==> job 2464 <==
==> flow/design.v <==
`timescale 1ns / 1ps
module pipelined(
    input  wire              clk,
    input  wire              rst,
    input  wire              in_valid,
    output wire              in_ready,
    input  wire signed [15:0] a,
    input  wire signed [15:0] b,
    input  wire signed [15:0] c,
    input  wire signed [15:0] d,
    input  wire signed [15:0] e,
    output reg               out_valid,
    input  wire              out_ready,
    output reg signed [31:0]  y
);
    wire s3_ready_in;
    wire s2_ready_in;
    wire s1_ready_in;
    assign s3_ready_in = (~out_valid) || (out_valid && out_ready);
    assign s2_ready_in = (~s2_valid)  || (s2_valid  && s3_ready_in);
    assign s1_ready_in = (~s1_valid)  || (s1_valid  && s2_ready_in);
    assign in_ready = s1_ready_in;
    wire in_send = in_valid && in_ready;
    reg signed [31:0] s1_p1;
    reg signed [31:0] s1_p2;
    reg signed [15:0] s1_e;
    reg               s1_valid;
    always @(posedge clk) begin
        if (rst) begin
            s1_valid <= 1'b0;
            s1_p1    <= 32'sd0;
            s1_p2    <= 32'sd0;
            s1_e     <= 16'sd0;
        end else if (s1_ready_in) begin
            s1_valid <= in_send;
            if (in_send) begin
                s1_p1 <= $signed(a) * $signed(b);
                s1_p2 <= $signed(c) * $signed(d);
                s1_e  <= e;
            end
        end
    end
    reg signed [31:0] s2_s;
    reg signed [15:0] s2_e;
    reg               s2_valid;
    always @(posedge clk) begin
        if (rst) begin
            s2_valid <= 1'b0;
            s2_s     <= 32'sd0;
            s2_e     <= 16'sd0;
        end else if (s2_ready_in) begin
            s2_valid <= s1_valid;
            if (s1_valid) begin
                s2_s <= s1_p1 + s1_p2;
                s2_e <= s1_e;
            end
        end
    end
    always @(posedge clk) begin
        if (rst) begin
            out_valid <= 1'b0;
            y         <= 32'sd0;
        end else if (s3_ready_in) begin
            out_valid <= s2_valid;
            if (s2_valid) begin
                y <= s2_s + $signed(s2_e);
            end
        end
    end
endmodule
==> flow/run.sh <==
#!/bin/bash
# the make line also repeats each setting of config.mk as NAME=value (left out here)
make -C /OpenROAD-flow-scripts/flow DESIGN_CONFIG=/design/flow/config.mk WORK_HOME=/design/flow/orfs CLKGATE_MAP_FILE= finish
==> flow/config.mk <==
export PLATFORM = sky130hd
export DESIGN_NAME = pipelined
export DESIGN_NICKNAME = pipelined
export VERILOG_FILES = /design/flow/design.v
export SDC_FILE = /design/flow/constraint.sdc
export NUM_CORES = 4
export LEC_CHECK = 0
export CAP_MARGIN = 20
export CORE_MARGIN = 2
export CORE_UTILIZATION = 70
export CTS_CLUSTER_DIAMETER = 239
export CTS_CLUSTER_SIZE = 53
export MAX_ROUTING_LAYER = met4
export SETUP_SLACK_MARGIN = 0.8
export SLEW_MARGIN = 20
export TNS_END_PERCENT = 70
==> flow/constraint.sdc <==
create_clock -name core_clock -period 5.72 [get_ports {clk}]
set_input_delay 1.1440 -clock core_clock [delete_from_list [all_inputs] [get_ports {clk}]]
set_output_delay 1.1440 -clock core_clock [all_outputs]
set_load 0.01 [all_outputs]
==> job 5850: changes against job 2464 <==
Settings changed: CORE_UTILIZATION 70 to 40, CTS_CLUSTER_DIAMETER 239 to not set, CTS_CLUSTER_SIZE 53 to not set, MAX_ROUTING_LAYER met4 to not set, SETUP_SLACK_MARGIN 0.8 to 1.77, TNS_END_PERCENT 70 to not set.
==> flow/constraint.sdc (replaced) <==
create_clock -name core_clock -period 7.79 [get_ports {clk}]
set_input_delay 1.5580 -clock core_clock [delete_from_list [all_inputs] [get_ports {clk}]]
set_output_delay 1.5580 -clock core_clock [all_outputs]
set_load 0.01 [all_outputs]
==> job 1742: changes against job 2464 <==
Settings changed: CORE_UTILIZATION 70 to 72, CTS_CLUSTER_DIAMETER 239 to not set, CTS_CLUSTER_SIZE 53 to 25, MAX_ROUTING_LAYER met4 to not set, PLACE_DENSITY set to 0.67, SETUP_SLACK_MARGIN 0.8 to -0.1, TNS_END_PERCENT 70 to not set.
==> flow/constraint.sdc (replaced) <==
create_clock -name core_clock -period 6.23 [get_ports {clk}]
set_input_delay 1.2460 -clock core_clock [delete_from_list [all_inputs] [get_ports {clk}]]
set_output_delay 1.2460 -clock core_clock [all_outputs]
set_load 0.01 [all_outputs]
==> notes <==
- Job 5850 finished clean. Job 2464 ran to the end with violations: setup timing. Job 1742 aborted during global routing.
- Between job 2464 and job 5850, the lower critical path depth is in job 2464 (gap 2).
- Area after synthesis is the same in job 2464 and job 5850.
- Against job 2464, the register-to-register slack of job 5850 is better by 2.3 ns.
- In job 2464 the cell area is higher than in job 5850, by about 2.7%.
- In job 5850 the clock-buffer cell count is higher than in job 2464, by 1.
- Of job 2464 and job 5850, job 2464 has the higher non-clock buffer count (gap 168).

========
==> inputs of job 1570 <==
RTL: the design.v shown in full above, as it stands there.
clock: 7.37 ns
lec_check: 0
cap_margin: 15
core_margin: 2
core_utilization: 72
cts_cluster_diameter: 174
cts_cluster_size: 95
slew_margin: 20
tns_end_percent: 5
run.sh (not shown) runs the stock make flow with config.mk's settings and CLKGATE_MAP_FILE=.
==> inputs of job 4152, as changes to job 1570 <==
--- a/flow/config.mk
+++ b/flow/config.mk
@@ -7,7 +7,8 @@
 export LEC_CHECK = 0
-export CAP_MARGIN = 15
+export CAP_MARGIN = 20
 export CORE_MARGIN = 2
 export CORE_UTILIZATION = 72
-export CTS_CLUSTER_DIAMETER = 174
-export CTS_CLUSTER_SIZE = 95
+export CTS_CLUSTER_DIAMETER = 199
+export CTS_CLUSTER_SIZE = 45
+export PLACE_DENSITY_LB_ADDON = 0.26
 export SLEW_MARGIN = 20
==> flow/constraint.sdc (replaced) <==
create_clock -name core_clock -period 7.11 [get_ports {clk}]
set_input_delay 1.4220 -clock core_clock [delete_from_list [all_inputs] [get_ports {clk}]]
set_output_delay 1.4220 -clock core_clock [all_outputs]
set_load 0.01 [all_outputs]
==> inputs of job 1325, as changes to job 1570 <==
==> flow/config.mk (replaced) <==
export PLATFORM = sky130hd
export DESIGN_NAME = pipelined
export DESIGN_NICKNAME = pipelined
export VERILOG_FILES = /design/flow/design.v
export SDC_FILE = /design/flow/constraint.sdc
export NUM_CORES = 4
export LEC_CHECK = 0
export CAP_MARGIN = 20
export CORE_MARGIN = 2
export CORE_UTILIZATION = 57
export CTS_CLUSTER_DIAMETER = 199
export CTS_CLUSTER_SIZE = 45
export SETUP_SLACK_MARGIN = 1.54
export SLEW_MARGIN = 20
==> flow/constraint.sdc (replaced) <==
create_clock -name core_clock -period 5.63 [get_ports {clk}]
set_input_delay 1.1260 -clock core_clock [delete_from_list [all_inputs] [get_ports {clk}]]
set_output_delay 1.1260 -clock core_clock [all_outputs]
set_load 0.01 [all_outputs]
==> inputs of job 3751, as changes to job 1570 <==
==> flow/config.mk (replaced) <==
export PLATFORM = sky130hd
export DESIGN_NAME = pipelined
export DESIGN_NICKNAME = pipelined
export VERILOG_FILES = /design/flow/design.v
export SDC_FILE = /design/flow/constraint.sdc
export NUM_CORES = 4
export LEC_CHECK = 0
export CAP_MARGIN = 20
export CORE_MARGIN = 2
export CORE_UTILIZATION = 40
export SLEW_MARGIN = 20
==> flow/constraint.sdc (replaced) <==
create_clock -name core_clock -period 8.0 [get_ports {clk}]
set_input_delay 1.6000 -clock core_clock [delete_from_list [all_inputs] [get_ports {clk}]]
set_output_delay 1.6000 -clock core_clock [all_outputs]
set_load 0.01 [all_outputs]
==> comparison table <==
| item | job 3751 | job 1325 | job 1570 | job 4152 |
|---|---|---|---|---|
| Run status | timing/DRC/antenna clean | failed layout checks | timing/DRC/antenna clean | failed layout checks |
| Layout check failures | - | setup timing | - | setup timing |
| Met2 WL post-DR | 33400 um | 37800 um | 37000 um | 36800 um |
| Overall routing resource usage | 19.1% | 30.8% | 37.9% | 37.3% |
| Global Route met3 Usage | 1.25% | 2.95% | 4.89% | 4.53% |
| Comb/total area | 69.5% | 66.1% | 69.1% | 68.8% |
| Area of the placeable core | 69900 um2 | 48800 um2 | 38600 um2 | 38600 um2 |
| Critical Path Sink | s1_p1[31] | s1_p1[29] | s1_p2[28] | s1_p1[29] |
| Drt via density | 4.97 | 5.39 | 5.85 | 5.85 |
| Row count | 97 | 81 | 72 | 72 |
| Wirelength per Cell | 15.2 um | 17.4 um | 18.3 um | 18.2 um |
| Antenna violations before repair | 0 | 1 | 0 | 0 |
| Levels on crit path | 24 | 23 | 22 | 21 |

========
==> run A <==
Starts from the design.v that is shown in full above.
Settings: LEC_CHECK=0, ABC_AREA=1, CAP_MARGIN=20, CORE_MARGIN=2, CORE_UTILIZATION=72, CTS_CLUSTER_DIAMETER=372, CTS_CLUSTER_SIZE=96, HOLD_SLACK_MARGIN=-0.07, PLACE_DENSITY=0.38, SLEW_MARGIN=20, TNS_END_PERCENT=10; clock period 4.64 ns.
==> inputs of run D, as changes to run A <==
Settings changed: CORE_UTILIZATION 72 to 40, CTS_CLUSTER_DIAMETER 372 to 383, CTS_CLUSTER_SIZE 96 to 100, HOLD_SLACK_MARGIN -0.07 to default, PLACE_DENSITY 0.38 to default, SETUP_SLACK_MARGIN from default to -0.79, TNS_END_PERCENT 10 to default.
==> flow/constraint.sdc (replaced) <==
create_clock -name core_clock -period 8.0 [get_ports {clk}]
set_input_delay 1.6000 -clock core_clock [delete_from_list [all_inputs] [get_ports {clk}]]
set_output_delay 1.6000 -clock core_clock [all_outputs]
set_load 0.01 [all_outputs]
==> inputs of run H, as changes to run A <==
Settings changed: ABC_AREA 1 to default, CORE_UTILIZATION 72 to 65, CTS_CLUSTER_DIAMETER 372 to default, CTS_CLUSTER_SIZE 96 to default, HOLD_SLACK_MARGIN -0.07 to default, MAX_ROUTING_LAYER from default to met4, PLACE_DENSITY 0.38 to default, TNS_END_PERCENT 10 to default.
==> flow/constraint.sdc (replaced) <==
create_clock -name core_clock -period 5.9 [get_ports {clk}]
set_input_delay 1.1800 -clock core_clock [delete_from_list [all_inputs] [get_ports {clk}]]
set_output_delay 1.1800 -clock core_clock [all_outputs]
set_load 0.01 [all_outputs]
==> flow_summary_export.csv <==
group,metric,value,unit
logic_synthesis,syn-cell-area,32000,sq um
logic_synthesis,synth-simple-area-share,0.247,
outcome,stop_error,"[ERROR GRT-0116] Global routing finished with congestion. Check the congestion regions in the DRC Viewer.",
global_routing,use_met3,0.554,
logic_synthesis,top_area_frac,0.329,
floorplanning,chipWidth,215,um
outcome,haltStage,"global routing (5_1_grt)",
clocking,cts_resized,566,
floorplanning,std_cell_rows,77,
outcome,outcome,"did not finish",
logic_synthesis,synth.avg_cell_area,6.89,sq um
global_routing,overflow,4,
placed_design,place_ws,-2010,ps
global_routing,grt_usage,0.711,
[end of results for run A]
==> flow_summary_export.csv <==
group,metric,value,unit
global_routing,overflow,0,
outcome,outcome,"complete, but fails checks",
global_routing,grt_usage,0.385,
final_timing,timing.final.ws_setup,-785,ps
global_routing,use_met3,0.0549,
outcome,so.violations,"setup timing",
placed_design,place_ws,-1710,ps
logic_synthesis,synth.avg_cell_area,8.68,sq um
logic_synthesis,synth-simple-area-share,0.182,
logic_synthesis,syn-cell-area,28200,sq um
final_timing,setup_viol,38,
[end of results for run H]
==> flow_summary_export.csv <==
group,metric,value,unit
placed_design,place_ws,310,ps
outcome,outcome,"complete, no violations",
routing,wl_met3,2840,um
placed_design,portBuffers,117,
global_routing,grt_usage,0.206,
floorplanning,chipWidth,287,um
global_routing,grt_pass1_wl,138000,um
clocking,cts_resized,0,
logic_synthesis,synth-simple-area-share,0.247,
logic_synthesis,syn-cell-area,32000,sq um
logic_synthesis,ff_type,"dfxtp_1",
global_routing,use_met3,0.0157,
routing,via_count,27100,
final_timing,period_used_share,0.916,
clocking,clk_latency,460,ps
global_routing,overflow,0,
logic_synthesis,synth.avg_cell_area,6.89,sq um
floorplanning,std_cell_rows,103,
routing,wl_met2,40000,um
[end of results for run D]
